Design SevenSegmentALU, start of the top module:
module SevenSegmentALU(
    input clk, 
    input reset,
    input onesBtn, 
    input tensBtn, 
    input hundredsBtn, 
    input sign, 
    input enter, 
    output [6:0] seg,
    output [3:0] anode 
);
    parameter DEBOUNCE_CLKS = 1000;
    wire resetPulse;
    systemResetHandler #(.DEBOUNCE_CLKS(DEBOUNCE_CLKS)) resetHandlerInstance (
        .clk(clk),
        .reset(reset),
        .resetPulse(resetPulse)
    );
    wire onesBtnPulse;
    buttonSyncPulse #(.DEBOUNCE_CLKS(DEBOUNCE_CLKS)) onesBtnGen (
        .clk(clk),
        .resetPulse(resetPulse), 
        .button(onesBtn),
        .buttonPulse(onesBtnPulse)
    );
    wire tensBtnPulse;
    buttonSyncPulse #(.DEBOUNCE_CLKS(DEBOUNCE_CLKS)) tensBtnGen (
        .clk(clk),
        .resetPulse(resetPulse), 
        .button(tensBtn),
        .buttonPulse(tensBtnPulse)
    );
    wire hundredsBtnPulse;
    buttonSyncPulse #(.DEBOUNCE_CLKS(DEBOUNCE_CLKS)) hundredsBtnGen (
        .clk(clk),
        .resetPulse(resetPulse), 
  ...
make LEC_CHECK=0 ABC_AREA=1 CAP_MARGIN=5 CELL_PAD_IN_SITES_GLOBAL_PLACEMENT=2 CORE_ASPECT_RATIO=1.21 CORE_MARGIN=5 CORE_UTILIZATION=30 CTS_CLUSTER_DIAMETER=305 CTS_CLUSTER_SIZE=37 GPL_TIMING_DRIVEN=0 PLACE_DENSITY=0.78 SLEW_MARGIN=5 TNS_END_PERCENT=95 finish   # period 3.65 ns
run.sh (not shown) runs the stock make flow with config.mk's settings and CLKGATE_MAP_FILE=.
The first run finished but fails on setup timing.
Edit:
==> flow/config.mk (replaced) <==
export PLATFORM = sky130hd
export DESIGN_NAME = SevenSegmentALU
export DESIGN_NICKNAME = SevenSegmentALU
export VERILOG_FILES = /design/flow/design.v
export SDC_FILE = /design/flow/constraint.sdc
export NUM_CORES = 4
export LEC_CHECK = 0
export ABC_AREA = 1
export CAP_MARGIN = 20
export CORE_MARGIN = 2
export CORE_UTILIZATION = 72
export PLACE_DENSITY = 0.35
export SLEW_MARGIN = 20
==> flow/constraint.sdc (replaced) <==
create_clock -name core_clock -period 4.17 [get_ports {clk}]
set_input_delay 0.8340 -clock core_clock [delete_from_list [all_inputs] [get_ports {clk}]]
set_output_delay 0.8340 -clock core_clock [all_outputs]
set_load 0.01 [all_outputs]
The new run reached the layout checks and failed them: setup timing.
Wire length climbs by 44%.
First-iteration DRC count climbs to 6.5 times its value.
Synthesized area stays the same.
Worst hold slack barely changes.
Cell count drops by 10%.
Setup slack loses 700 ps.
Synthesized cell count is unchanged.
Total power drops by 13%.
Edit:
--- a/flow/config.mk
+++ b/flow/config.mk
@@ -8 +7,0 @@
-export ABC_AREA = 1
@@ -11,2 +10 @@
-export CORE_UTILIZATION = 72
-export PLACE_DENSITY = 0.35
+export CORE_UTILIZATION = 19
==> flow/constraint.sdc (replaced) <==
create_clock -name core_clock -period 11.3 [get_ports {clk}]
set_input_delay 2.2600 -clock core_clock [delete_from_list [all_inputs] [get_ports {clk}]]
set_output_delay 2.2600 -clock core_clock [all_outputs]
set_load 0.01 [all_outputs]
Result: With this change the flow completed without violations. Total power fell by 63%. Cell area went down by about 8%. Routed wire length fell by 42%. Sequential power drops by 63%. Final cell count goes up by 10%. Worst hold slack stays flat. Core utilization shrinks by 69 points. First-iteration DRC count is lower by 73%. Via count fell by 30%. Setup slack improved by 6800 ps. Global-route usage falls by 38 points.
Edit:
--- a/flow/config.mk
+++ b/flow/config.mk
@@ -10 +10 @@
-export CORE_UTILIZATION = 19
+export CORE_UTILIZATION = 45
==> flow/constraint.sdc (replaced) <==
create_clock -name core_clock -period 6.23 [get_ports {clk}]
set_input_delay 1.2460 -clock core_clock [delete_from_list [all_inputs] [get_ports {clk}]]
set_output_delay 1.2460 -clock core_clock [all_outputs]
set_load 0.01 [all_outputs]
=>
- The new run produced a clean layout
- setup slack loses 4500 ps
- clock power grows by 78%
- die area shrinks by about 60%
- wire length shrinks by about 2%
- non-clock buffer count grows by 1
- sequential power grows by 81%
Edit:
--- a/flow/config.mk
+++ b/flow/config.mk
@@ -10 +10 @@
-export CORE_UTILIZATION = 45
+export CORE_UTILIZATION = 58
==> flow/constraint.sdc (replaced) <==
create_clock -name core_clock -period 4.7 [get_ports {clk}]
set_input_delay 0.9400 -clock core_clock [delete_from_list [all_inputs] [get_ports {clk}]]
set_output_delay 0.9400 -clock core_clock [all_outputs]
set_load 0.01 [all_outputs]
What happened: This time the run completed and failed the layout checks on setup timing. Worst hold slack barely changes. Sequential power came out higher by 33%. Wire length goes up by 4.6%. Setup slack is worse by 780 ps. Via count climbs by 6.5%. Final area went up by 8.1%.

run 5:
Starting RTL as in the previous note.
==> flow/config.mk <==
export PLATFORM = sky130hd
export DESIGN_NAME = SevenSegmentALU
export DESIGN_NICKNAME = SevenSegmentALU
export VERILOG_FILES = /design/flow/design.v
export SDC_FILE = /design/flow/constraint.sdc
export NUM_CORES = 4
export LEC_CHECK = 0
export ABC_AREA = 1
export CAP_MARGIN = 20
export CORE_MARGIN = 2
export CORE_UTILIZATION = 72
export CTS_CLUSTER_DIAMETER = 92
export CTS_CLUSTER_SIZE = 78
export PLACE_DENSITY_LB_ADDON = 0.14
export SLEW_MARGIN = 20
==> flow/constraint.sdc <==
create_clock -name core_clock -period 3.97 [get_ports {clk}]
set_input_delay 0.7940 -clock core_clock [delete_from_list [all_inputs] [get_ports {clk}]]
set_output_delay 0.7940 -clock core_clock [all_outputs]
set_load 0.01 [all_outputs]
What the final checks of run 5 revealed, after a flow that finished every stage, was a layout that fails on negative setup slack.
For run 3, these inputs were changed with respect to run 5:
Settings: a change of CORE_UTILIZATION from 72 to 60; a deleted PLACE_DENSITY_LB_ADDON that had been 0.14; a deleted CTS_CLUSTER_SIZE that had been 78; a deleted CTS_CLUSTER_DIAMETER that had been 92; a change of the clock period (ns, I/O delays scaled along) from 3.97 to 11.3.
==> results <==
Run 3 | status: complete | timing, DRC, antenna: pass. Between run 3 and run 5, it is run 3 whose non-clock buffer count is lower, by 108. Compared with run 5, run 3 shows a higher final critical-path setup slack. Run 3 vs run 5, clock group total power went down by 69%. Run 3 ends up with a via count that is 2121 lower than in run 5. The weighted congestion reported at the end of routability-driven placement of run 3 is lower than that of run 5.
Power figures rest on the tool's default switching activity, not on a simulated workload.
